### design/flow/run.sh
#!/bin/bash
# the make line also repeats each setting of config.mk as NAME=value (left out here)
make -C /OpenROAD-flow-scripts/flow DESIGN_CONFIG=/design/flow/config.mk WORK_HOME=/design/flow/orfs CLKGATE_MAP_FILE= finish
### design/flow/config.mk
export PLATFORM = sky130hd
export DESIGN_NAME = top
export DESIGN_NICKNAME = top
export VERILOG_FILES = /design/flow/design.v
export SDC_FILE = /design/flow/constraint.sdc
export NUM_CORES = 4
export LEC_CHECK = 0
export CAP_MARGIN = 20
export CELL_PAD_IN_SITES_DETAIL_PLACEMENT = 2
export CELL_PAD_IN_SITES_GLOBAL_PLACEMENT = 3
export CORE_ASPECT_RATIO = 1.21
export CORE_MARGIN = 2
export CORE_UTILIZATION = 44
export CTS_CLUSTER_DIAMETER = 94
export GPL_ROUTABILITY_DRIVEN = 0
export MAX_ROUTING_LAYER = met4
export MIN_ROUTING_LAYER = met2
export SLEW_MARGIN = 0
### design/flow/constraint.sdc
create_clock -name core_clock -period 8.29 [get_ports {clk}]
set_input_delay 1.6580 -clock core_clock [delete_from_list [all_inputs] [get_ports {clk}]]
set_output_delay 1.6580 -clock core_clock [all_outputs]
set_load 0.01 [all_outputs]
### design/flow/design.v
module top#(parameter m = 7)(
    input clk,
    input signed [m-1:0]noise_in,
    output reg signed [2*m-1:0]filter_out
);
    localparam signed [m-1:0] tap0 = 5;
    localparam signed [m-1:0] tap1 = 8;
    localparam signed [m-1:0] tap2 = 11;
    localparam signed [m-1:0] tap3 = 15;
    localparam signed [m-1:0] tap4 = 17;
    localparam signed [m-1:0] tap5 = 18;
    localparam signed [m-1:0] tap6 = 17;
    localparam signed [m-1:0] tap7 = 15;
    localparam signed [m-1:0] tap8 = 11;
    localparam signed [m-1:0] tap9 = 8;
    localparam signed [m-1:0] tap10 = 5;
    reg signed [m-1:0] register_0;
    reg signed [m-1:0] register_1;
    reg signed [m-1:0] register_2;
    reg signed [m-1:0] register_3;
    reg signed [m-1:0] register_4;
    reg signed [m-1:0] register_5;
    reg signed [m-1:0] register_6;
    reg signed [m-1:0] register_7;
    reg signed [m-1:0] register_8;
    reg signed [m-1:0] register_9;
    always@(posedge clk) begin
        register_0 <= noise_in;
        register_1 <= register_0;
        register_2 <= register_1;
        register_3 <= register_2;
        register_4 <= register_3;
        register_5 <= register_4;
        register_6 <= register_5;
        register_7 <= register_6;
        register_8 <= register_7;
        register_9 <= register_8;  
        filter_out <=  noise_in * tap0 +
                            register_0 * tap1 +
                            register_1 * tap2 +
                            register_2 * tap3 +
                            register_3 * tap4 +
                            register_4 * tap5 +
                            register_5 * tap6 +
                            register_6 * tap7 +
                            register_7 * tap8 +
                            register_8 * tap9 +
                            register_9 * tap10;
    end
endmodule
==> results of run 1 <==
==> routing by layer <==
layer	up-vias	part of all wire	GRT usage
li1	2489	-	-
met1	2871	0	-
met2	2020	0.61	0.4628
met3	102	0.34	0.4035
met4	0	0.049	0.05208
met5	-	0	-
==> per-stage QoR <==
| step | setup WS, ns | instance area [um2] | hold slack, ns | utilization | setup TNS (ns) |
|---|---|---|---|---|---|
| after floorplan | 0.7443 | 9253 | 0.3308 | - | 0 |
| after global placement | -0.08370 | 9906 | 0.3376 | 0.4789 | -0.1260 |
| after detailed placement | -0.2907 | 9906 | 0.3482 | 0.4789 | -1.221 |
| after CTS | 0.01528 | 10170 | 0.3615 | 0.4917 | 0 |
| after global routing | -0.01300 | 10220 | 0.3715 | 0.4941 | -0.01682 |
| final | 0.1954 | 10220 | 0.3572 | 0.4941 | 0 |
==> what timing repair did <==
| action | 4_1_cts | 5_1_grt |
|---|---|---|
| buffers inserted | 0 | 0 |
| hold endpoints to repair | 0 | 0 |
| setup endpoints to repair | 0 | 6 |
| resized | 0 | 12 |
==> layout make-up <==
class                      instances  area [um2]  share of cell area
multi-input combinational        440        6447              0.6309
sequential                        84        1682              0.1645
inverter                         311        1167              0.1142
tap                              270       337.8             0.03306
timing repair buffer              36       322.8             0.03159
clock buffer                      12       236.5             0.02314
clock inverter                     4       26.28            0.002571
==> results.ini, run 1 <==
[worst_setup_path]
r2r_start=register_2[6]
crit_buf_inv=7
critPathKind=in2reg
arrival_ns=8.37
crit_top_cell=fa_1
path_depth=23
crit_family=adder cells
cp_cell_sequence=clkdlybuf4s50_1 > inv_1 > fa_1 > inv_1 > ha_1 > fa_1 > fa_1 > inv_1 > fa_1 > inv_1 > fa_1 > fa_1 > fa_1 > inv_1 > fa_1 > inv_1 > ha_1 > nor2b_1 > o2111ai_2 > nand3_2 > a21oi_2 > xnor2_1 > xnor2_1
worst_ep_required_time_ns=8.57
endpoint=filter_out[13]
reg2reg_setup_slack_ns=1.48
crit_fanout=2
critPathCaptureType=flip-flop
crit_start=noise_in[5]
worst_r2r_endpoint=filter_out[13]
slowest_stage=fa_1
cp-start-kind=primary input
cp_slowest_stage_delay_ns=0.60
reg2reg_depth=20

[yosys]
async_flop_share=0
ys_area_mm2=0.009253
synth_area_per_cell_um2=11.05
topCellsByArea=fa_1 40%, ha_1 22%, dfxtp_1 18%
synth-seq-cells=84
synth_area_mm2=0.009253
edf_count=0
top_logic_kind=adder cells
yosys-mux-area-fraction=0
top_area_cell=fa_1
synthesis.nets=1194
synth-adder-area-share=0.6229
synth_xor_xnor_area_share=0.03272
ys_warn_count=1
yosysTopAreaCellShare=0.4024
synth_cells=837
synth_cell_type_count=26
common_cells=311 x inv_1, 186 x fa_1, 163 x ha_1, 84 x dfxtp_1, 25 x xnor2_1
aoi_share=0.02191
ys_cells=837
synthFlopType=dfxtp_1
most_common_cell=inv_1
yosysSeqAreaShare=0.1817
simple_gate_area_frac=0.01379

[floorplanning]
io_pins=22
core_mm2=0.02068
std_cell_rows=58
die_h_um=163.5
die_w_um=135.8
fp_util=0.4474
die_area_mm2=0.02221

[clock_network]
tritoncts=built
htreeDepth=3
cts-root-buf=clkbuf_16
cts.sinks=84
cts_buffers=9
hold_buffers=0
clock_latency_ns=0.35
cts_buffer_depth=2
path_clk_slew_ns=0.07

[final_layout]
area_growth_pct=10.45
nets=1239
fin_cells=1157
fill_cells=2093

[sta]
setup_viol=0
clock_skew_ns=0.01073
period_needed_ns=8.095
tightest_slew_ns=0.5481
relSlewSlack=0.6320
post-route-period-util=0.9764
finalMaxSlewViolations=0
hold_viol_final=0
max_freq_mhz=123.5

[hold_path]
min_path_cells=0
hp-class=reg2reg
worstHoldStart=register_8[4]
hold_end=register_9[4]

[detailed_routing]
drc=0
diodes=0
dr.pass1.iters=5
num_vias=7482
drt_wl_total_um=23510
ant_nets=0
dr.first_iter.drc_count=819
routedWlPerCell_um=20.32
vias_per_cell=6.467

[run_status]
status=finished clean

[job]
warnings=41
drv_cap=0

[global_routing]
antenna_found_initial=0
grt_first_pass_wirelength_um=37040
overflow=0
grt_pass1_vias=9696
grt_max_degree=14
grt_usage=0.3536

[placement]
dpl.cell_count=1141
hpwlAfterDp_um=19840
io_buffers=21

==> inputs of run 2 (changes only) <==
ABC_AREA = 1   (was unset)
CELL_PAD_IN_SITES_DETAIL_PLACEMENT = unset   (was 2)
CELL_PAD_IN_SITES_GLOBAL_PLACEMENT = unset   (was 3)
CORE_ASPECT_RATIO = unset   (was 1.21)
CORE_UTILIZATION = 72   (was 44)
CTS_CLUSTER_DIAMETER = 378   (was 94)
CTS_CLUSTER_SIZE = 19   (was unset)
GPL_ROUTABILITY_DRIVEN = unset   (was 0)
MAX_ROUTING_LAYER = unset   (was met4)
MIN_ROUTING_LAYER = unset   (was met2)
PLACE_DENSITY_LB_ADDON = 0.14   (was unset)
SLEW_MARGIN = 20   (was 0)
clock period = 5.9 ns   (was 8.29 ns; I/O delays follow)
==> run 2 against run 1 <==
The layout now fails its checks (setup timing). Register-to-register slack got worse by 2.2 ns. Utilization up 38 points. First-iteration DRC count fell by 52%. Routed wire length grew 4.3%. Clock-buffer cell count fell by 2.
==> results.ini, run 2 <==
[yosys]
synth_area_mm2=0.009428
synth_xor_xnor_area_share=0.01765
synth-seq-cells=84
aoi_share=0.01141
simple_gate_area_frac=0.04472
yosysSeqAreaShare=0.1784
async_flop_share=0
ys_warn_count=1
synth_cell_type_count=22
yosys-mux-area-fraction=0
synth-adder-area-share=0.6113
ys_area_mm2=0.009428
synth_cells=909
common_cells=340 x inv_1, 186 x fa_1, 163 x ha_1, 84 x dfxtp_1, 63 x nand2_1
synthFlopType=dfxtp_1
top_logic_kind=adder cells
ys_cells=909
yosysTopAreaCellShare=0.3950
topCellsByArea=fa_1 39%, ha_1 22%, dfxtp_1 18%
most_common_cell=inv_1
synthesis.nets=1266
top_area_cell=fa_1
edf_count=0
synth_area_per_cell_um2=10.37

[worst_setup_path]
crit_start=noise_in[6]
worst_ep_required_time_ns=6.16
reg2reg_setup_slack_ns=-0.71
cp-start-kind=primary input
crit_top_cell=fa_1
crit_family=adder cells
path_depth=27
critPathCaptureType=flip-flop
endpoint=filter_out[13]
arrival_ns=7.23
crit_fanout=3
critPathKind=in2reg
cp_slowest_stage_delay_ns=0.55
reg2reg_depth=25
slowest_stage=fa_1
r2r_start=register_2[3]
worst_r2r_endpoint=filter_out[13]
crit_buf_inv=8

[clock_network]
path_clk_slew_ns=0.07
tritoncts=built
cts_buffers=9
cts_buffer_depth=2
cts-root-buf=clkbuf_16
clock_latency_ns=0.36
htreeDepth=3
cts.sinks=84

[sta]
period_needed_ns=6.973
hold_viol_final=0
hold_slack_ns=0.3545
grt_setup_unrepaired=true
post-route-period-util=1.182
relSlewSlack=0.6837
fin_ws_ns=-1.073
setup_viol=10
clock_skew_ns=0.01254
tightest_slew_ns=0.4695
finalMaxSlewViolations=0
max_freq_mhz=143.4

[hold_path]
hold_end=register_9[1]
min_path_cells=0
worstHoldStart=register_8[1]
hp-class=reg2reg

[placement]
gp_congestion=0.8948
place_ws_ns=-1.765
io_buffers=21
hpwlAfterDp_um=17430

[floorplanning]
die_w_um=118.4
fp_util=0.7411
die_area_mm2=0.01403
core_mm2=0.01272
die_h_um=118.4
io_pins=22
std_cell_rows=41

[run_status]
status=complete, but fails checks
violations=setup timing

[global_routing]
overflow=0
grt_usage=0.3631
grt_max_degree=16
grt_first_pass_wirelength_um=38030
grt_pass1_vias=7607
antenna_found_initial=0

[detailed_routing]
dr.first_iter.drc_count=390
num_vias=6473
vias_per_cell=5.426
drt_wl_total_um=24530
ant_nets=0
routedWlPerCell_um=20.56
diodes=0
drc=0
dr.pass1.iters=5

[job]
drv_cap=0
warnings=42

[final_layout]
area_growth_pct=17.39
nets=1373

run 2: through the flow:
stage | setup TNS [ns] | cells | utilization | cell area, um2
2_1_floorplan | -4.889 | 909 | - | 9528
3_3_place_gp | -13.81 | 1173 | 0.8248 | 10490
3_5_place_dp | -15.47 | 1173 | 0.8248 | 10490
4_1_cts | -6.456 | 1192 | 0.8646 | 11000
5_1_grt | -8.457 | 1193 | 0.8699 | 11070
6_report | -7.352 | 1193 | 0.8699 | 11070
run 2: final cells by class:
cell class	count	area (um2)
inverter	341	1294
tap	172	215.2
clock buffer	10	239.0
sequential	84	1682
multi-input combinational	482	6734
fill	611	1655
timing repair buffer	98	834.6
clock inverter	6	68.82
run 2: per-layer routing:
metal | vias up | global-route usage | wire length, um
met5 | - | 0 | 0
met4 | 0 | 0.2515 | 2385
met3 | 172 | 0.05985 | 1211
met2 | 287 | 0.6716 | 12950
met1 | 3203 | 0.3707 | 7982
li1 | 2811 | - | -
run 2: what timing repair did:
action / CTS / global route
endpoints found under the setup margin: 11 / 10
resized: 62 / 31
cloned: 0 / 0
pin swaps: 55 / 45
buffers inserted: 3 / 2
hold buffers: 0 / 0
==> inputs of run 3 (changes only) <==
CORE_UTILIZATION = 65   (was 72)
CTS_CLUSTER_DIAMETER = unset   (was 378)
CTS_CLUSTER_SIZE = unset   (was 19)
PLACE_DENSITY_LB_ADDON = unset   (was 0.14)
SETUP_SLACK_MARGIN = 0.04   (was unset)
clock period = 3.5 ns   (was 5.9 ns; I/O delays follow)
==> run 3 against run 2 <==
Still fails the layout checks on setup timing. Die area increased by 10%. Register-to-register slack worse by 2.0 ns. Clock-buffer cell count increased by 1. Worst setup slack lost 1.7 ns. Critical path depth unchanged. Synthesized area is the same. Utilization decreased by 8.3 points. First-iteration DRC count down 54%. Worst hold slack lost 0.00070 ns. Routed wire length shrank 22%. Clock skew increased by 0.0028 ns. Highest routed layer unchanged.
==> results.ini, run 3 <==
[global_routing]
grt_util_met2=0.5008
met1_usage=0.3324
grt_usage=0.2707
grt_max_degree=15
use_met3=0.03222
overflow=0
grt.busiest_layer=met2
grt_pass1_vias=6979
grt_first_pass_wirelength_um=32570
antenna_found_initial=0

[final_layout]
fill_cells=969
fin_cells=1240
area_growth_pct=19.93
postLayoutCellArea_mm2=0.01131
nets=1408

[yosys]
synthesis.nets=1266
yosysTopAreaCellShare=0.3950
ys_cells=909
ys_warn_count=1
most_common_cell=inv_1
edf_count=0
yosysSeqAreaShare=0.1784
top_area_cell=fa_1
synth_area_mm2=0.009428
synth_cells=909
common_cells=340 x inv_1, 186 x fa_1, 163 x ha_1, 84 x dfxtp_1, 63 x nand2_1
top_logic_kind=adder cells
synth_xor_xnor_area_share=0.01765
async_flop_share=0
synth-seq-cells=84
topCellsByArea=fa_1 39%, ha_1 22%, dfxtp_1 18%
synth_cell_type_count=22
synth_area_per_cell_um2=10.37
simple_gate_area_frac=0.04472
synth-adder-area-share=0.6113
ys_area_mm2=0.009428
aoi_share=0.01141
yosys-mux-area-fraction=0
synthFlopType=dfxtp_1

[worst_setup_path]
arrival_ns=6.48
critPathKind=in2reg
slowest_stage=fa_1
worst_r2r_endpoint=filter_out[13]
crit_fanout=3
crit_buf_inv=9
worst_ep_required_time_ns=3.74
path_depth=27
crit_start=noise_in[6]
crit_top_cell=fa_1
r2r_start=register_2[4]
reg2reg_setup_slack_ns=-2.68
endpoint=filter_out[13]
critPathCaptureType=flip-flop
cp-start-kind=primary input
reg2reg_depth=25
cp_slowest_stage_delay_ns=0.57
crit_family=adder cells

[placement]
dpl.cell_count=1217
hpwlAfterDp_um=16650
dpl_cell_area_mm2=0.01076
io_buffers=21
gp_congestion=0.8523

[sta]
relSlewSlack=0.7518
grt_setup_unrepaired=true
finalMaxSlewViolations=0
max_freq_mhz=160.3
setup_tns_ns=-27.18
setup_viol=12
tightest_slew_ns=0.3685
period_needed_ns=6.238
hold_viol_final=0
clock_skew_ns=0.01534
fin_ws_ns=-2.738
post-route-period-util=1.782

[hold_path]
min_path_cells=0
worstHoldStart=register_8[5]
hold_end=register_9[5]
hp-class=reg2reg

[run_status]
status=complete, but fails checks
violations=setup timing

[floorplanning]
die_w_um=124.4
fp_util=0.6561
std_cell_rows=44
core_mm2=0.01437
die_h_um=124.4
io_pins=22
die_area_mm2=0.01548

[clock_network]
path_clk_slew_ns=0.06
cts_buffers=9
clock_latency_ns=0.36
hold_buffers=0
cts.sinks=84
cts-root-buf=clkbuf_16
htreeDepth=3
tritoncts=built
cts_buffer_depth=2

[detailed_routing]
routedWlPerCell_um=15.44
num_vias=5979
ant_nets=0
dr.first_iter.drc_count=181
drt_wl_total_um=19150
dr.pass1.iters=6
diodes=0
vias_per_cell=4.822
drc=0

[job]
warnings=44
drv_cap=0

[run 3: stage by stage]
stage	hold WS, ns	worst slack [ns]	utilization
2_1_floorplan	0.3308	-2.693	-
3_3_place_gp	0.3348	-3.529	0.7491
3_5_place_dp	0.3368	-3.663	0.7491
4_1_cts	0.3550	-2.750	0.7819
5_1_grt	0.3620	-2.948	0.7869
6_report	0.3538	-2.738	0.7869
[run 3: area by class of cell]
cell class | count | area (um2) | share of cell area
multi-input cells | 482 | 6681 | 0.5909
clock inverters | 5 | 86.33 | 0.007635
well taps | 184 | 230.2 | 0.02036
clock buffers | 11 | 232.7 | 0.02058
flip-flops and latches | 84 | 1698 | 0.1502
inverters | 341 | 1291 | 0.1142
repair buffers | 133 | 1087 | 0.09616
[run 3: routing by layer]
metal,up-vias,share of wire
li1,2885,-
met1,3013,0.42
met4,0,0.021
met3,28,0.017
met5,-,0
met2,53,0.54
[run 3: what timing repair did]
item,4_1_cts,5_1_grt
pin swaps,62,41
cloned,0,0
setup buffers,3,5
endpoints found under the setup margin,12,12
gates resized,64,19
==> inputs of run 4 (changes only) <==
ABC_AREA = unset   (was 1)
CAP_MARGIN = 5   (was 20)
CORE_UTILIZATION = 72   (was 65)
SETUP_SLACK_MARGIN = unset   (was 0.04)
clock period = 6.3 ns   (was 3.5 ns; I/O delays follow)
==> run 4 against run 3 <==
Still fails the layout checks on setup timing. Utilization up 6.6 points. Worst setup slack better by 2.2 ns. Highest routed layer unchanged. Routed wire length up 1.6%. Synthesized area down 1.9%. Clock skew down 0.0051 ns. Die area down 11%. Worst hold slack better by 0.00063 ns. Global-route usage up 4.3 points. Critical path depth down 4. Synthesized cell count down 7.9%.
==> results.ini, run 4 <==
[floorplanning]
die_h_um=117.4
die_area_mm2=0.01377
std_cell_rows=41
core_mm2=0.01257
io_pins=22
die_w_um=117.4
fp_util=0.7362

[detailed_routing]
ant_nets=0
drc=0
dr.first_iter.drc_count=166
dr.pass1.iters=4
num_vias=5555
wl_met1_um=7625
routedWlPerCell_um=17.81
wl_met2_um=10440
wl_met3_um=517
drt_wl_total_um=19450
diodes=0
topRoutingLayerUsed=met4
vias_per_cell=5.087

[global_routing]
antenna_found_initial=0
grt_max_degree=14
grt_pass1_vias=6767
grt_usage=0.3134
grt_first_pass_wirelength_um=32510
overflow=0

[yosys]
synth-seq-cells=84
common_cells=311 x inv_1, 186 x fa_1, 163 x ha_1, 84 x dfxtp_1, 25 x xnor2_1
topCellsByArea=fa_1 40%, ha_1 22%, dfxtp_1 18%
synthFlopType=dfxtp_1
simple_gate_area_frac=0.01379
synth_cells=837
ys_cells=837
synthesis.nets=1194
ys_warn_count=1
synth_area_mm2=0.009253
synth_xor_xnor_area_share=0.03272
ys_area_mm2=0.009253
yosys-mux-area-fraction=0
aoi_share=0.02191
synth-adder-area-share=0.6229
yosysSeqAreaShare=0.1817
top_logic_kind=adder cells
yosysTopAreaCellShare=0.4024
synth_area_per_cell_um2=11.05
top_area_cell=fa_1
edf_count=0
synth_cell_type_count=26
async_flop_share=0
most_common_cell=inv_1

[sta]
setup_viol=8
tightest_slew_ns=0.5587
hold_slack_ns=0.3544
period_needed_ns=6.867
max_freq_mhz=145.6
fin_ws_ns=-0.5672
finalMaxSlewViolations=0
hold_viol_final=0
relSlewSlack=0.6249
post-route-period-util=1.090
grt_setup_unrepaired=true
clock_skew_ns=0.01019

[worst_setup_path]
crit_buf_inv=8
crit_family=adder cells
worst_r2r_endpoint=filter_out[11]
slowest_stage=fa_1
critPathKind=in2reg
crit_top_cell=fa_1
endpoint=filter_out[11]
arrival_ns=7.14
cp-start-kind=primary input
crit_start=noise_in[6]
reg2reg_setup_slack_ns=-0.33
cp_slowest_stage_delay_ns=0.54
r2r_start=register_2[3]
worst_ep_required_time_ns=6.57
path_depth=23
crit_fanout=3
cp_cell_sequence=buf_8 > clkinvlp_4 > fa_1 > inv_2 > ha_4 > fa_2 > fa_1 > inv_2 > fa_1 > inv_1 > fa_1 > fa_2 > fa_1 > inv_1 > fa_1 > inv_2 > ha_4 > buf_6 > o2111ai_4 > nand3b_1 > a21o_1 > a21oi_2 > xnor2_2
reg2reg_depth=18
critPathCaptureType=flip-flop

[clock_network]
cts_buffers=9
hold_buffers=0
clock_latency_ns=0.35
path_clk_slew_ns=0.06
tritoncts=built
cts.sinks=84
htreeDepth=3
cts_buffer_depth=2
cts-root-buf=clkbuf_16

[job]
drv_cap=0
warnings=44

[placement]
gp_congestion=0.8759
io_buffers=21
place_ws_ns=-1.423
hpwlAfterDp_um=15750

[hold_path]
min_path_cells=0
hp-class=reg2reg
worstHoldStart=register_8[1]
hold_end=register_9[1]

[final_layout]
nets=1274
area_growth_pct=15.89

[run_status]
violations=setup timing
status=complete, but fails checks

==> run 4: area by class of cell <==
cell class / count / area [um2]
clock inverter: 4 / 76.32
clock buffer: 10 / 229.0
sequential: 84 / 1682
timing repair buffer: 71 / 620.6
fill: 654 / 1846
tap: 172 / 215.2
multi-input combinational: 440 / 6721
inverter: 311 / 1179
==> run 4: stage by stage <==
step                area, um2  setup TNS, ns  utilization  cells
floorplan                9405         -2.613            -    837
global placement        10150         -10.74       0.8079   1072
detailed placement      10150         -11.75       0.8079   1072
CTS                     10650         -2.893       0.8472   1092
global route            10720         -4.543       0.8532   1092
finish                  10720         -3.126       0.8532   1092
==> run 4: routing by layer <==
metal / vias up / GRT usage
li1: 2572 / -
met1: 2830 / 0.3729
met2: 96 / 0.5563
met3: 57 / 0.04864
met4: 0 / 0.1544
met5: - / 0
==> run 4: repair_timing <==
| action | 4_1_cts | 5_1_grt |
|---|---|---|
| pin swaps | 57 | 23 |
| cloned | 0 | 0 |
| setup buffers | 7 | 3 |
| endpoints found under the setup margin | 10 | 10 |
| gates resized | 58 | 23 |
==> inputs of run 5 (changes only) <==
ABC_AREA = 1   (was unset)
CAP_MARGIN = 20   (was 5)
CORE_UTILIZATION = 65   (was 72)
CTS_CLUSTER_SIZE = 88   (was unset)
HOLD_SLACK_MARGIN = 0.3   (was unset)
SETUP_SLACK_MARGIN = 0.04   (was unset)
clock period = 2.86 ns   (was 6.3 ns; I/O delays follow)
==> run 5 against run 4 <==
Still fails the layout checks on setup timing. Clock skew down 0.0023 ns. Clock-buffer cell count up 1. Routed wire length about the same. Critical path depth up 1. Synthesized area up 1.9%. Global-route usage down 3.5 points. Via count up 8.0%. Critical endpoint is now filter_out[13]. Highest routed layer unchanged.
==> results.ini, run 5 <==
[sta]
setup_tns_ns=-34.40
finalMaxSlewViolations=0
tightest_slew_ns=0.3847
post-route-period-util=2.160
max_freq_mhz=161.9
relSlewSlack=0.7408
grt_setup_unrepaired=true
hold_viol_final=0
fin_ws_ns=-3.317
clock_skew_ns=0.007882
period_needed_ns=6.177
setup_viol=13

[yosys]
synth-seq-cells=84
synthesis.nets=1266
top_area_cell=fa_1
most_common_cell=inv_1
synth_cells=909
common_cells=340 x inv_1, 186 x fa_1, 163 x ha_1, 84 x dfxtp_1, 63 x nand2_1
yosys-mux-area-fraction=0
top_logic_kind=adder cells
synth-adder-area-share=0.6113
yosysSeqAreaShare=0.1784
synthFlopType=dfxtp_1
ys_cells=909
edf_count=0
yosysTopAreaCellShare=0.3950
synth_cell_type_count=22
simple_gate_area_frac=0.04472
topCellsByArea=fa_1 39%, ha_1 22%, dfxtp_1 18%
synth_xor_xnor_area_share=0.01765
ys_area_mm2=0.009428
ys_warn_count=1
aoi_share=0.01141
synth_area_per_cell_um2=10.37
synth_area_mm2=0.009428
async_flop_share=0

[detailed_routing]
dr.pass1.iters=5
num_vias=5997
routedWlPerCell_um=15.59
drt_wl_total_um=19430
diodes=0
dr.first_iter.drc_count=196
drc=0
vias_per_cell=4.813
ant_nets=0

[job]
warnings=44
drv_cap=0

[clock_network]
cts-root-buf=clkbuf_16
cts_buffers=9
clock_latency_ns=0.35
hold_buffers=0
cts_buffer_depth=2
cts.sinks=84
tritoncts=built
htreeDepth=3
path_clk_slew_ns=0.07

[worst_setup_path]
crit_family=adder cells
cp_cell_sequence=fa_1 > fa_1 > inv_2 > fa_1 > inv_1 > fa_1 > fa_1 > fa_1 > fa_1 > fa_1 > inv_2 > fa_1 > inv_1 > ha_4 > inv_2 > o21ai_2 > nand3_1 > nand3_2 > nand2_1 > nand2_1 > a21oi_2 > inv_1 > nand3_1 > nand2_1
cp-start-kind=flip-flop
endpoint=filter_out[13]
reg2reg_setup_slack_ns=-3.32
path_depth=24
crit_start=register_2[5]
crit_fanout=4
crit_top_cell=fa_1
critPathKind=reg2reg
crit_buf_inv=6
worst_ep_required_time_ns=3.10
critPathCaptureType=flip-flop
reg2reg_depth=24
worst_r2r_endpoint=filter_out[13]
r2r_start=register_2[5]
slowest_stage=fa_1
cp_slowest_stage_delay_ns=0.61
arrival_ns=6.41

[global_routing]
grt_pass1_vias=7091
overflow=0
grt_first_pass_wirelength_um=33590
grt_usage=0.2784
antenna_found_initial=0
grt_max_degree=15

[floorplanning]
core_mm2=0.01437
die_w_um=124.4
std_cell_rows=44
io_pins=22
die_area_mm2=0.01548
die_h_um=124.4
fp_util=0.6561

[hold_path]
hp-class=reg2reg
worstHoldStart=register_8[1]
hold_end=register_9[1]
min_path_cells=0

[final_layout]
area_growth_pct=21.98
nets=1414

[placement]
place_ws_ns=-4.152
io_buffers=21
hpwlAfterDp_um=16500
gp_congestion=0.8309

[run_status]
status=complete, but fails checks
violations=setup timing

[run 5: what timing repair did]
item	4_1_cts	5_1_grt
gates resized	68	21
setup endpoints to repair	13	13
cloned	0	0
hold endpoints to repair	0	0
pin swaps	65	30
buffers inserted	3	2
[run 5: per-layer routing]
layer | wire length, um | vias to the layer above | track usage | share of wire
met5 | 0 | - | 0 | 0
met3 | 456 | 28 | 0.03909 | 0.023
met1 | 8069 | 3003 | 0.3422 | 0.42
li1 | - | 2897 | - | -
met2 | 10430 | 69 | 0.5137 | 0.54
met4 | 477 | 0 | 0.07535 | 0.025
[run 5: cell type report]
class	instances	area, um2
clock buffers	11	252.7
clock inverters	5	107.6
fillers	915	2869
inverters	341	1291
multi-input cells	482	6777
flip-flops and latches	84	1718
well taps	184	230.2
repair buffers	139	1124
[run 5: metrics by stage]
stage | cell area, um2 | hold slack [ns] | utilization | std cells
floorplan | 9575 | 0.3307 | - | 909
global placement | 10860 | 0.3348 | 0.7556 | 1225
detailed placement | 10860 | 0.3401 | 0.7556 | 1225
CTS | 11390 | 0.3535 | 0.7927 | 1244
global route | 11500 | 0.3633 | 0.8003 | 1246
finish | 11500 | 0.3526 | 0.8003 | 1246
==> inputs of run 6 (changes only) <==
CELL_PAD_IN_SITES_GLOBAL_PLACEMENT = 0   (was unset)
CORE_UTILIZATION = 72   (was 65)
CTS_CLUSTER_DIAMETER = 94   (was unset)
CTS_CLUSTER_SIZE = 37   (was 88)
GPL_ROUTABILITY_DRIVEN = 0   (was unset)
HOLD_SLACK_MARGIN = -0.05   (was 0.3)
MIN_ROUTING_LAYER = met1   (was unset)
PLACE_DENSITY_LB_ADDON = 0.26   (was unset)
SETUP_SLACK_MARGIN = unset   (was 0.04)
SLEW_MARGIN = 0   (was 20)
clock period = 5.98 ns   (was 2.86 ns; I/O delays follow)
==> run 6 against run 5 <==
The layout still fails its checks (setup timing). Global-route usage up 5.5 points. Synthesized cell count unchanged.
==> results.ini, run 6 <==
[clock_network]
clock_latency_ns=0.35
htreeDepth=3
cts-root-buf=clkbuf_16
cts_buffer_depth=2
cts.sinks=84
hold_buffers=0
tritoncts=built
path_clk_slew_ns=0.06
cts_buffers=9

[global_routing]
grt_max_degree=14
overflow=0
grt_first_pass_wirelength_um=34870
grt_pass1_vias=7147
antenna_found_initial=0
grt_usage=0.3335

[yosys]
ys_area_mm2=0.009428
most_common_cell=inv_1
synth-seq-cells=84
synthFlopType=dfxtp_1
synth_xor_xnor_area_share=0.01765
simple_gate_area_frac=0.04472
yosysSeqAreaShare=0.1784
common_cells=340 x inv_1, 186 x fa_1, 163 x ha_1, 84 x dfxtp_1, 63 x nand2_1
synth_area_mm2=0.009428
synth_cell_type_count=22
async_flop_share=0
top_logic_kind=adder cells
synthesis.nets=1266
synth_cells=909
yosysTopAreaCellShare=0.3950
ys_warn_count=1
ys_cells=909
topCellsByArea=fa_1 39%, ha_1 22%, dfxtp_1 18%
yosys-mux-area-fraction=0
aoi_share=0.01141
edf_count=0
top_area_cell=fa_1
synth-adder-area-share=0.6113
synth_area_per_cell_um2=10.37

[worst_setup_path]
crit_buf_inv=8
crit_fanout=3
reg2reg_depth=20
crit_family=adder cells
path_depth=26
crit_top_cell=fa_1
slowest_stage=fa_1
r2r_start=register_2[4]
cp_slowest_stage_delay_ns=0.59
critPathKind=in2reg
reg2reg_setup_slack_ns=-0.57
critPathCaptureType=flip-flop
worst_r2r_endpoint=filter_out[12]
endpoint=filter_out[12]
worst_ep_required_time_ns=6.26
crit_start=noise_in[6]
arrival_ns=7.16
cp-start-kind=primary input

[final_layout]
area_growth_pct=16.51
utilization=0.8634
fill_cells=607
nets=1366
postLayoutCellArea_mm2=0.01098

[sta]
finalMaxSlewViolations=0
fin_ws_ns=-0.8930
setup_tns_ns=-5.743
clock_skew_ns=0.006487
setup_viol=10
period_needed_ns=6.873
max_freq_mhz=145.5
hold_viol_final=0
grt_setup_unrepaired=true
tightest_slew_ns=0.5476
post-route-period-util=1.149
relSlewSlack=0.6311

[detailed_routing]
drt_wl_total_um=21800
num_vias=6112
routedWlPerCell_um=18.42
ant_nets=0
dr.pass1.iters=4
diodes=0
vias_per_cell=5.162
drc=0
dr.first_iter.drc_count=276

[placement]
io_buffers=21
place_ws_ns=-1.669
hpwlAfterDp_um=16460
dpl_cell_area_mm2=0.01042

[run_status]
violations=setup timing
status=complete, but fails checks

[job]
drv_cap=0
warnings=42

[floorplanning]
core_mm2=0.01272
io_pins=22
die_h_um=118.4
die_area_mm2=0.01403
die_w_um=118.4
std_cell_rows=41
fp_util=0.7411

[hold_path]
min_path_cells=0
worstHoldStart=register_0[5]
hold_end=register_1[5]
hp-class=reg2reg

==> run 6: repair_timing <==
item | in CTS | in global routing
setup endpoints to repair | 11 | 10
pin swaps | 68 | 39
gates resized | 64 | 22
endpoints found under the hold margin | 0 | 0
buffers inserted | 6 | 3
==> run 6: area by class of cell <==
type | instances | area [um2] | area share
clock buffer | 10 | 229.0 | 0.02085
clock inverter | 4 | 98.84 | 0.008999
inverter | 341 | 1291 | 0.1176
multi-input combinational | 482 | 6691 | 0.6092
sequential | 84 | 1682 | 0.1531
tap | 172 | 215.2 | 0.01959
timing repair buffer | 91 | 777.0 | 0.07074
==> run 6: layer usage <==
layer,up-vias,track usage,routed length (um)
li1,2789,-,-
met1,3078,0.3609,7808
met2,167,0.6268,11950
met3,78,0.05550,758
met4,0,0.1637,1288
met5,-,0,0
==> run 6: per-stage QoR <==
| stage | hold WS [ns] | std cells |
|---|---|---|
| after floorplan | 0.3308 | 909 |
| after global placement | 0.3338 | 1163 |
| after detailed placement | 0.3394 | 1163 |
| after CTS | 0.3529 | 1182 |
| after global routing | 0.3613 | 1184 |
| final | 0.3536 | 1184 |
==> inputs of run 7 (changes only) <==
ABC_AREA = unset   (was 1)
CELL_PAD_IN_SITES_GLOBAL_PLACEMENT = unset   (was 0)
CORE_UTILIZATION = 65   (was 72)
CTS_CLUSTER_DIAMETER = unset   (was 94)
CTS_CLUSTER_SIZE = unset   (was 37)
GPL_ROUTABILITY_DRIVEN = unset   (was 0)
HOLD_SLACK_MARGIN = unset   (was -0.05)
MIN_ROUTING_LAYER = unset   (was met1)
PLACE_DENSITY_LB_ADDON = unset   (was 0.26)
SETUP_SLACK_MARGIN = 2.08   (was unset)
SLEW_MARGIN = 20   (was 0)
clock period = 7.14 ns   (was 5.98 ns; I/O delays follow)
==> run 7 against run 6 <==
Now clean on timing, DRC and antenna. Utilization fell by 10 points. Via count fell by 14%. Cell count fell by 8.2%. Synthesized cell count fell by 7.9%. Clock-buffer cell count rose by 2. Critical path depth fell by 2. Sequential share of layout area rose by 0.58 points. Clock skew rose by 0.0044 ns. Routed wire length fell by 21%. Critical endpoint is now filter_out[10].
==> results.ini, run 7 <==
[worst_setup_path]
cp_slowest_stage_delay_ns=0.55
path_depth=24
reg2reg_setup_slack_ns=0.69
worst_ep_required_time_ns=7.37
critPathKind=in2reg
cp_cell_sequence=buf_8 > clkinv_8 > fa_1 > inv_1 > ha_1 > inv_1 > fa_1 > fa_1 > inv_2 > fa_1 > fa_1 > inv_1 > fa_1 > fa_1 > fa_1 > inv_1 > ha_1 > a21o_1 > a21oi_2 > o21bai_4 > a21oi_2 > buf_4 > a21oi_4 > xor2_1
slowest_stage=fa_1
reg2reg_depth=21
cp-start-kind=primary input
arrival_ns=7.19
crit_family=adder cells
worst_r2r_endpoint=filter_out[10]
crit_buf_inv=8
critPathCaptureType=flip-flop
endpoint=filter_out[10]
crit_start=noise_in[4]
r2r_start=register_6[2]
crit_fanout=3
crit_top_cell=fa_1

[detailed_routing]
num_vias=5272
dr.pass1.iters=4
diodes=0
drt_wl_total_um=17140
routedWlPerCell_um=15.76
vias_per_cell=4.850
dr.first_iter.drc_count=124
drc=0
ant_nets=0

[hold_path]
min_path_cells=0
worstHoldStart=register_8[1]
hp-class=reg2reg
hold_end=register_9[1]

[floorplanning]
die_w_um=123.3
fp_util=0.6666
die_h_um=123.3
std_cell_rows=43
io_pins=22
core_mm2=0.01388
die_area_mm2=0.01521

[yosys]
synth_cell_type_count=26
edf_count=0
common_cells=311 x inv_1, 186 x fa_1, 163 x ha_1, 84 x dfxtp_1, 25 x xnor2_1
yosysSeqAreaShare=0.1817
yosysTopAreaCellShare=0.4024
synth-seq-cells=84
aoi_share=0.02191
topCellsByArea=fa_1 40%, ha_1 22%, dfxtp_1 18%
simple_gate_area_frac=0.01379
synth_area_per_cell_um2=11.05
top_logic_kind=adder cells
synth_xor_xnor_area_share=0.03272
ys_area_mm2=0.009253
ys_warn_count=1
synth_area_mm2=0.009253
top_area_cell=fa_1
synthesis.nets=1194
synthFlopType=dfxtp_1
synth_cells=837
ys_cells=837
async_flop_share=0
most_common_cell=inv_1
synth-adder-area-share=0.6229
yosys-mux-area-fraction=0

[final_layout]
fill_cells=928
regArea_mm2=0.001682
area_growth_pct=14.40
nets=1259
logic_area_mm2=0.006669

[global_routing]
grt_max_degree=15
overflow=0
grt_first_pass_wirelength_um=29460
grt_usage=0.2634
antenna_found_initial=0
grt_pass1_vias=6184

[clock_network]
cts_buffers=9
cts.sinks=84
htreeDepth=3
clock_latency_ns=0.35
cts_buffer_depth=2
hold_buffers=0
tritoncts=built
path_clk_slew_ns=0.07
cts-root-buf=clkbuf_16

[sta]
period_needed_ns=6.959
clock_skew_ns=0.01084
grt_setup_unrepaired=true
max_freq_mhz=143.7
setup_tns_ns=0
hold_slack_ns=0.3537
finalMaxSlewViolations=0
post-route-period-util=0.9746
relSlewSlack=0.6312
tightest_slew_ns=0.5493
hold_viol_final=0
setup_viol=0

[job]
warnings=44
drv_cap=0

[placement]
io_buffers=21
gp_congestion=0.8714
hpwlAfterDp_um=15030

[run_status]
status=finished clean

run 7: cell type report:
class | instances | share of cell area
clock inverter | 4 | 0.005201
timing repair buffer | 56 | 0.04858
sequential | 84 | 0.1589
inverter | 311 | 0.1118
clock buffer | 12 | 0.02423
multi-input combinational | 440 | 0.6300
tap | 180 | 0.02128
run 7: repair_timing:
item / 4_1_cts / 5_1_grt
gates resized: 46 / 25
hold endpoints to repair: 0 / 0
setup buffers: 5 / 2
pin swaps: 48 / 35
setup endpoints to repair: 11 / 11
run 7: stage by stage:
stage / cells / setup WS (ns) / area, um2 / util
after floorplan: 837 / 0.1898 / 9415 / -
after global placement: 1064 / -0.7577 / 10050 / 0.7243
after detailed placement: 1064 / -0.7897 / 10050 / 0.7243
after CTS: 1085 / 0.1101 / 10490 / 0.7558
after global routing: 1087 / -0.009833 / 10590 / 0.7626
final: 1087 / 0.1812 / 10590 / 0.7626
run 7: per-layer routing:
layer | GRT usage | wire (um)
met5 | 0 | 0
met2 | 0.4742 | 9070
met1 | 0.3348 | 7426
met3 | 0.03736 | 310
met4 | 0.06747 | 327
==> inputs of run 8 (changes only) <==
CORE_UTILIZATION = 40   (was 65)
SETUP_SLACK_MARGIN = unset   (was 2.08)
clock period = 12.3 ns   (was 7.14 ns; I/O delays follow)
==> run 8 against run 7 <==
Clock skew fell by 0.0013 ns. Still clean. Sequential cell count did not move. Non-clock buffer count fell by 35. Critical path type unchanged. First-iteration DRC count fell by 16%. Routed wire length fell by 5.7%. Final area fell by 4.3%. Worst setup slack improved by 3.1 ns.
==> results.ini, run 8 <==
[worst_setup_path]
worst_r2r_endpoint=filter_out[11]
critPathCaptureType=flip-flop
cp-start-kind=primary input
crit_buf_inv=7
reg2reg_setup_slack_ns=5.39
worst_ep_required_time_ns=12.58
crit_start=noise_in[6]
crit_family=adder cells
path_depth=23
endpoint=filter_out[11]
cp_slowest_stage_delay_ns=0.60
arrival_ns=9.27
slowest_stage=fa_1
crit_fanout=5
critPathKind=in2reg
crit_top_cell=fa_1
cp_cell_sequence=clkdlybuf4s50_1 > inv_1 > fa_1 > inv_1 > ha_1 > fa_1 > fa_1 > inv_1 > fa_1 > inv_1 > fa_1 > fa_1 > fa_1 > inv_1 > fa_1 > inv_1 > ha_1 > and2_1 > o21ai_0 > nand3b_1 > a21o_1 > a21oi_1 > xnor2_1
reg2reg_depth=20
r2r_start=register_2[6]

[final_layout]
utilization=0.4475
nets=1224
regArea_mm2=0.001682
logic_area_mm2=0.006396
fin_cells=1157
fill_cells=2146
area_growth_pct=9.493

[yosys]
synth_cells=837
common_cells=311 x inv_1, 186 x fa_1, 163 x ha_1, 84 x dfxtp_1, 25 x xnor2_1
synth_area_mm2=0.009253
yosysSeqAreaShare=0.1817
ys_warn_count=1
yosys-mux-area-fraction=0
async_flop_share=0
aoi_share=0.02191
yosysTopAreaCellShare=0.4024
edf_count=0
synth-seq-cells=84
synthFlopType=dfxtp_1
synth-adder-area-share=0.6229
simple_gate_area_frac=0.01379
most_common_cell=inv_1
ys_cells=837
synth_cell_type_count=26
synth_xor_xnor_area_share=0.03272
ys_area_mm2=0.009253
synthesis.nets=1194
top_logic_kind=adder cells
synth_area_per_cell_um2=11.05
topCellsByArea=fa_1 40%, ha_1 22%, dfxtp_1 18%
top_area_cell=fa_1

[clock_network]
cts.sinks=84
clock_latency_ns=0.35
cts-root-buf=clkbuf_16
tritoncts=built
hold_buffers=0
postCtsSetupBuffers=0
cts_buffer_depth=2
cts_buffers=9
htreeDepth=3
ctsResizeCount=0
path_clk_slew_ns=0.06

[detailed_routing]
vias_per_cell=4.318
diodes=0
dr.pass1.iters=4
routedWlPerCell_um=13.97
num_vias=4996
dr.first_iter.drc_count=104
drc=0
drt_wl_total_um=16160
ant_nets=0

[sta]
relSlewSlack=0.6548
hold_viol_final=0
tightest_slew_ns=0.5141
post-route-period-util=0.7308
max_freq_mhz=111.2
period_needed_ns=8.989
setup_tns_ns=0
finalMaxSlewViolations=0
setup_viol=0
fin_ws_ns=3.311
grt_setup_unrepaired=false
clock_skew_ns=0.009519

[hold_path]
min_path_cells=0
worstHoldStart=register_8[5]
hold_end=register_9[5]
hp-class=reg2reg

[run_status]
status=finished clean

[job]
drv_cap=0
warnings=39

[global_routing]
grt_first_pass_wirelength_um=28750
grt_pass1_vias=5731
overflow=0
grt_usage=0.1547
antenna_found_initial=0
grt_max_degree=14

[placement]
hpwlAfterDp_um=14430
place_ws_ns=2.925
gp_congestion=0.8208
dpl.cell_count=1141
io_buffers=21

[floorplanning]
die_area_mm2=0.02436
io_pins=22
fp_util=0.4087
die_w_um=156.1
die_h_um=156.1
core_mm2=0.02264
std_cell_rows=55

run 8: layout make-up:
cell class	count	share of cell area
sequential	84	0.1660
clock buffer	12	0.02433
clock inverter	4	0.007163
multi-input combinational	440	0.6313
inverter	311	0.1152
tap	285	0.03520
timing repair buffer	21	0.02075
run 8: metal layers:
metal	vias to the layer above	global-route usage	share of wire
met1	2468	0.2042	0.46
met5	-	0	0
met3	24	0.02083	0.017
li1	2473	-	-
met4	0	0.04893	0.023
met2	31	0.2649	0.50
run 8: metrics by stage:
stage / area (um2) / hold slack, ns
after global routing: 10130 / 0.3596
after floorplan: 9253 / 0.3308
after global placement: 9812 / 0.3359
after CTS: 10130 / 0.3517
final: 10130 / 0.3498
after detailed placement: 9812 / 0.3382
==> inputs of run 9 (changes only) <==
CORE_UTILIZATION = 65   (was 40)
clock period = 6.9 ns   (was 12.3 ns; I/O delays follow)
==> run 9 against run 8 <==
The layout now fails its checks (setup timing). First-iteration DRC count grew 39%. Sequential share of layout area decreased by 0.57 points. Final area grew 3.6%. Via count increased by 6.5%. Sequential cell count unchanged. Register-to-register slack got worse by 4.9 ns. Die area shrank 38%. Clock-buffer cell count is the same. Critical path depth did not move. Critical path type unchanged. Highest routed layer unchanged.
==> results.ini, run 9 <==
[run_status]
status=complete, but fails checks
violations=setup timing

[yosys]
synth_cell_type_count=26
synth_cells=837
most_common_cell=inv_1
synth_area_mm2=0.009253
synth-adder-area-share=0.6229
aoi_share=0.02191
edf_count=0
yosysTopAreaCellShare=0.4024
ys_warn_count=1
synthesis.nets=1194
yosys-mux-area-fraction=0
synth_xor_xnor_area_share=0.03272
ys_area_mm2=0.009253
synth_area_per_cell_um2=11.05
yosysSeqAreaShare=0.1817
common_cells=311 x inv_1, 186 x fa_1, 163 x ha_1, 84 x dfxtp_1, 25 x xnor2_1
synth-seq-cells=84
ys_cells=837
simple_gate_area_frac=0.01379
synthFlopType=dfxtp_1
async_flop_share=0
top_area_cell=fa_1
top_logic_kind=adder cells
topCellsByArea=fa_1 40%, ha_1 22%, dfxtp_1 18%

[placement]
place_ws_ns=-1.018
hpwlAfterDp_um=15150
dpl.cell_count=1067
io_buffers=21
gp_congestion=0.8738

[sta]
max_freq_mhz=144.6
hold_viol_final=0
hold_slack_ns=0.3494
finalMaxSlewViolations=0
grt_setup_unrepaired=true
period_needed_ns=6.916
clock_skew_ns=0.009229
relSlewSlack=0.6458
fin_ws_ns=-0.01648
setup_viol=2
post-route-period-util=1.002
tightest_slew_ns=0.5276

[floorplanning]
std_cell_rows=43
fp_util=0.6666
die_area_mm2=0.01521
die_w_um=123.3
core_mm2=0.01388
die_h_um=123.3
io_pins=22

[job]
drv_cap=0
warnings=44

[final_layout]
area_growth_pct=13.40
fin_cells=1086
fill_cells=978
nets=1258

[worst_setup_path]
critPathKind=in2reg
cp_cell_sequence=buf_8 > buf_6 > fa_1 > ha_1 > inv_2 > fa_1 > inv_2 > fa_1 > inv_2 > fa_1 > inv_2 > fa_1 > fa_1 > fa_1 > inv_2 > fa_1 > inv_2 > ha_4 > a2111oi_4 > nand3_2 > a21oi_2 > xnor2_1 > xnor2_1
r2r_start=register_2[3]
arrival_ns=7.14
crit_top_cell=fa_1
worst_ep_required_time_ns=7.12
worst_r2r_endpoint=filter_out[11]
reg2reg_depth=18
critPathCaptureType=flip-flop
cp_slowest_stage_delay_ns=0.56
crit_fanout=4
slowest_stage=fa_1
crit_start=noise_in[6]
reg2reg_setup_slack_ns=0.47
path_depth=23
cp-start-kind=primary input
crit_buf_inv=8
crit_family=adder cells
endpoint=filter_out[13]

[detailed_routing]
routedWlPerCell_um=15.82
diodes=0
vias_per_cell=4.898
num_vias=5319
dr.pass1.iters=4
dr.first_iter.drc_count=145
drc=0
drt_wl_total_um=17190
ant_nets=0

[clock_network]
cts-root-buf=clkbuf_16
hold_buffers=0
tritoncts=built
cts.sinks=84
path_clk_slew_ns=0.06
htreeDepth=3
cts_buffer_depth=2
cts_buffers=9
clock_latency_ns=0.35

[global_routing]
overflow=0
grt_first_pass_wirelength_um=29190
grt_max_degree=15
grt_usage=0.2600
antenna_found_initial=0
grt_pass1_vias=6093

[hold_path]
hold_end=register_9[1]
min_path_cells=0
hp-class=reg2reg
worstHoldStart=register_8[1]

run 9: per-stage QoR:
step,utilization,TNS [ns],instance area [um2]
3_5_place_dp,0.7237,-6.779,10050
5_1_grt,0.7559,-0.7819,10490
2_1_floorplan,-,-0.002160,9385
3_3_place_gp,0.7237,-6.407,10050
4_1_cts,0.7520,-0.4205,10440
6_report,0.7559,-0.02052,10490
run 9: per-layer routing:
metal / up-vias / wire length, um / track usage
met5: - / 0 / 0
met4: 0 / 369 / 0.07173
met3: 22 / 346 / 0.03275
met2: 53 / 8934 / 0.4646
met1: 2706 / 7535 / 0.3341
li1: 2538 / - / -
run 9: final cells by class:
cell class              count  area, um2  area share
inverters                 311       1174      0.1119
clock buffers              12      256.5     0.02445
flip-flops and latches     84       1682      0.1603
multi-input cells         440       6641      0.6330
repair buffers             55      481.7     0.04591
well taps                 180      225.2     0.02146
clock inverters             4      32.53    0.003100
run 9: timing repair:
action | in CTS | in global routing
endpoints found under the setup margin | 8 | 7
gates resized | 38 | 20
pin swaps | 37 | 45
setup buffers | 4 | 1
==> inputs of run 10 (changes only) <==
CORE_UTILIZATION = 61   (was 65)
clock period = 4.97 ns   (was 6.9 ns; I/O delays follow)
==> run 10 against run 9 <==
The layout still fails its checks (setup timing). Worst setup slack got worse by 1.6 ns. Routed wire length is 5.6% higher. Register-to-register slack got worse by 1.9 ns. Critical endpoint is now filter_out[12]. Highest routed layer unchanged.
==> results.ini, run 10 <==
[floorplanning]
die_w_um=127.2
die_area_mm2=0.01617
core_mm2=0.01503
die_h_um=127.2
fp_util=0.6155
io_pins=22
std_cell_rows=45

[clock_network]
clock_latency_ns=0.35
htreeDepth=3
path_clk_slew_ns=0.06
cts_buffer_depth=2
tritoncts=built
cts_buffers=9
cts-root-buf=clkbuf_16
cts.sinks=84

[yosys]
async_flop_share=0
ys_cells=837
synthesis.nets=1194
synth_xor_xnor_area_share=0.03272
top_area_cell=fa_1
ys_warn_count=1
synth_area_per_cell_um2=11.05
synth-adder-area-share=0.6229
most_common_cell=inv_1
yosysSeqAreaShare=0.1817
yosys-mux-area-fraction=0
edf_count=0
aoi_share=0.02191
topCellsByArea=fa_1 40%, ha_1 22%, dfxtp_1 18%
synth-seq-cells=84
synth_area_mm2=0.009253
simple_gate_area_frac=0.01379
synth_cell_type_count=26
synthFlopType=dfxtp_1
ys_area_mm2=0.009253
top_logic_kind=adder cells
common_cells=311 x inv_1, 186 x fa_1, 163 x ha_1, 84 x dfxtp_1, 25 x xnor2_1
yosysTopAreaCellShare=0.4024
synth_cells=837

[sta]
hold_viol_final=0
post-route-period-util=1.319
finalMaxSlewViolations=0
grt_setup_unrepaired=true
clock_skew_ns=0.006557
relSlewSlack=0.6361
period_needed_ns=6.555
tightest_slew_ns=0.5420
fin_ws_ns=-1.585
hold_slack_ns=0.3544
max_freq_mhz=152.6
setup_viol=11

[final_layout]
postLayoutCellArea_mm2=0.01108
nets=1321
regArea_mm2=0.001682
fill_cells=1054
area_growth_pct=19.70
logic_area_mm2=0.006710
utilization=0.7367

[hold_path]
worstHoldStart=register_8[1]
hold_end=register_9[1]
hp-class=reg2reg
min_path_cells=0

[global_routing]
grt_usage=0.2552
antenna_found_initial=0
grt_first_pass_wirelength_um=31150
overflow=0
grt_pass1_vias=6440
grt_max_degree=15

[worst_setup_path]
worst_r2r_endpoint=filter_out[12]
critPathKind=in2reg
critPathCaptureType=flip-flop
crit_buf_inv=7
r2r_start=register_2[3]
worst_ep_required_time_ns=5.24
slowest_stage=fa_1
cp-start-kind=primary input
cp_cell_sequence=buf_8 > inv_8 > fa_1 > inv_2 > ha_4 > inv_2 > fa_1 > fa_1 > inv_1 > fa_1 > fa_1 > inv_2 > fa_1 > fa_1 > fa_1 > inv_1 > ha_1 > a21o_1 > a21oi_2 > o21bai_1 > a21oi_2 > a2111o_1 > o211ai_1
endpoint=filter_out[12]
cp_slowest_stage_delay_ns=0.56
crit_fanout=3
arrival_ns=6.82
reg2reg_setup_slack_ns=-1.45
crit_top_cell=fa_1
crit_start=noise_in[4]
crit_family=adder cells
reg2reg_depth=18
path_depth=23

[placement]
dpl_cell_area_mm2=0.01055
hpwlAfterDp_um=16080
gp_congestion=0.8474
io_buffers=21

[detailed_routing]
wl_met2_um=9673
vias_per_cell=4.788
dr.first_iter.drc_count=100
drc=0
drt_wl_total_um=18150
topRoutingLayerUsed=met4
wl_met1_um=7713
num_vias=5540
ant_nets=0
diodes=0
dr.pass1.iters=4
routedWlPerCell_um=15.69
wl_met3_um=446

[run_status]
violations=setup timing
status=complete, but fails checks

[job]
drv_cap=0
warnings=44

-- run 10: timing repair --
| action | CTS | global route |
|---|---|---|
| setup buffers | 3 | 2 |
| resized | 59 | 16 |
| hold buffers | 0 | 0 |
| pin swaps | 54 | 43 |
| endpoints found under the setup margin | 11 | 11 |
-- run 10: area by class of cell --
cell class | count | area share
clock buffers | 11 | 0.02192
clock inverters | 5 | 0.005535
inverters | 311 | 0.1064
multi-input cells | 440 | 0.6059
flip-flops and latches | 84 | 0.1518
well taps | 188 | 0.02124
repair buffers | 118 | 0.08721
-- run 10: per-layer routing --
metal	global-route usage	vias to the layer above
met1	0.3203	2791
met2	0.4668	55
met5	0	-
met4	0.06723	0
met3	0.03518	22
li1	-	2672
-- run 10: metrics by stage --
step / setup WS (ns) / TNS, ns / instances
floorplan: -1.546 / -13.41 / 837
global placement: -2.455 / -22.76 / 1137
detailed placement: -2.515 / -23.43 / 1137
CTS: -1.678 / -14.24 / 1155
global route: -1.809 / -15.82 / 1157
finish: -1.585 / -13.73 / 1157
==> inputs of run 11 (changes only) <==
ABC_AREA = 1   (was unset)
CELL_PAD_IN_SITES_GLOBAL_PLACEMENT = 0   (was unset)
CORE_UTILIZATION = 72   (was 61)
CTS_CLUSTER_DIAMETER = 94   (was unset)
CTS_CLUSTER_SIZE = 37   (was unset)
GPL_ROUTABILITY_DRIVEN = 0   (was unset)
HOLD_SLACK_MARGIN = -0.05   (was unset)
MIN_ROUTING_LAYER = met1   (was unset)
SETUP_SLACK_MARGIN = 0.49   (was unset)
SLEW_MARGIN = 0   (was 20)
clock period = 5.87 ns   (was 4.97 ns; I/O delays follow)
==> run 11 against run 10 <==
The layout still fails its checks (setup timing). Sequential cell count unchanged. Routed wire length increased by 24%. Worst hold slack lost 0.0029 ns. Register-to-register slack better by 0.84 ns. Cell count increased by 3.6%. Final area is 0.41% higher. Die area fell by 13%. Global-route usage up 7.5 points. Clock skew is 0.0050 ns higher. Synthesized area rose by 1.9%. Critical endpoint is now filter_out[13]. Highest routed layer unchanged.
==> results.ini, run 11 <==
[yosys]
synth-seq-cells=84
synth_cells=909
synth-adder-area-share=0.6113
async_flop_share=0
synth_area_mm2=0.009428
ys_area_mm2=0.009428
aoi_share=0.01141
most_common_cell=inv_1
synth_xor_xnor_area_share=0.01765
edf_count=0
top_area_cell=fa_1
synthFlopType=dfxtp_1
synthesis.nets=1266
top_logic_kind=adder cells
ys_cells=909
synth_area_per_cell_um2=10.37
common_cells=340 x inv_1, 186 x fa_1, 163 x ha_1, 84 x dfxtp_1, 63 x nand2_1
yosys-mux-area-fraction=0
simple_gate_area_frac=0.04472
yosysSeqAreaShare=0.1784
topCellsByArea=fa_1 39%, ha_1 22%, dfxtp_1 18%
ys_warn_count=1
yosysTopAreaCellShare=0.3950
synth_cell_type_count=22

[final_layout]
nets=1379
fill_cells=618
utilization=0.8741
postLayoutCellArea_mm2=0.01112
area_growth_pct=17.96

[sta]
period_needed_ns=6.744
clock_skew_ns=0.01160
setup_tns_ns=-6.623
tightest_slew_ns=0.3731
post-route-period-util=1.149
fin_ws_ns=-0.8736
relSlewSlack=0.7509
finalMaxSlewViolations=0
setup_viol=10
max_freq_mhz=148.3
hold_viol_final=0
grt_setup_unrepaired=true

[floorplanning]
die_h_um=118.4
die_area_mm2=0.01403
die_w_um=118.4
fp_util=0.7411
core_mm2=0.01272
std_cell_rows=41
io_pins=22

[job]
drv_cap=0
warnings=44

[worst_setup_path]
arrival_ns=7.05
cp-start-kind=primary input
r2r_start=register_2[2]
crit_family=adder cells
path_depth=27
reg2reg_depth=25
critPathKind=in2reg
critPathCaptureType=flip-flop
cp_slowest_stage_delay_ns=0.60
endpoint=filter_out[13]
crit_fanout=3
worst_r2r_endpoint=filter_out[13]
slowest_stage=fa_1
worst_ep_required_time_ns=6.18
crit_start=noise_in[6]
reg2reg_setup_slack_ns=-0.61
crit_buf_inv=9

[clock_network]
cts_buffers=9
cts.sinks=84
clock_latency_ns=0.36
tritoncts=built
cts_buffer_depth=2
path_clk_slew_ns=0.07
cts-root-buf=clkbuf_16
htreeDepth=3

[global_routing]
grt_usage=0.3303
grt_max_degree=15
overflow=0
grt_first_pass_wirelength_um=34970
antenna_found_initial=0
grt_pass1_vias=7175

[detailed_routing]
vias_per_cell=5.221
drc=0
ant_nets=0
num_vias=6260
dr.first_iter.drc_count=330
dr.pass1.iters=4
routedWlPerCell_um=18.77
drt_wl_total_um=22500
diodes=0

[run_status]
violations=setup timing
status=complete, but fails checks

[placement]
io_buffers=21
dpl_cell_area_mm2=0.01055
hpwlAfterDp_um=16540

[hold_path]
hold_end=register_9[5]
worstHoldStart=register_8[5]
min_path_cells=0
hp-class=reg2reg

[run 11: through the flow]
stage / instances / hold slack [ns] / worst slack (ns)
2_1_floorplan: 909 / 0.3308 / -0.7973
3_3_place_gp: 1179 / 0.3386 / -1.602
3_5_place_dp: 1179 / 0.3371 / -1.663
4_1_cts: 1198 / 0.3522 / -0.8168
5_1_grt: 1199 / 0.3573 / -1.031
6_report: 1199 / 0.3516 / -0.8736
[run 11: routing by layer]
metal	track usage	vias up	wire [um]
li1	-	2818	-
met1	0.3726	3141	8256
met2	0.6192	218	12160
met3	0.05792	83	972
met4	0.1265	0	1116
met5	0	-	0
[run 11: layout make-up]
cell class | count | area (um2) | share of cell area
Multi-Input combinational cell | 482 | 6749 | 0.6069
Sequential cell | 84 | 1682 | 0.1512
Inverter | 341 | 1291 | 0.1161
Timing Repair Buffer | 104 | 872.1 | 0.07842
Clock buffer | 12 | 256.5 | 0.02306
Tap cell | 172 | 215.2 | 0.01935
Clock inverter | 4 | 55.05 | 0.004950
[run 11: timing repair]
item	CTS	global route
pin swaps	50	24
setup endpoints to repair	11	11
buffers inserted	3	1
hold buffers	0	0
resized	57	39
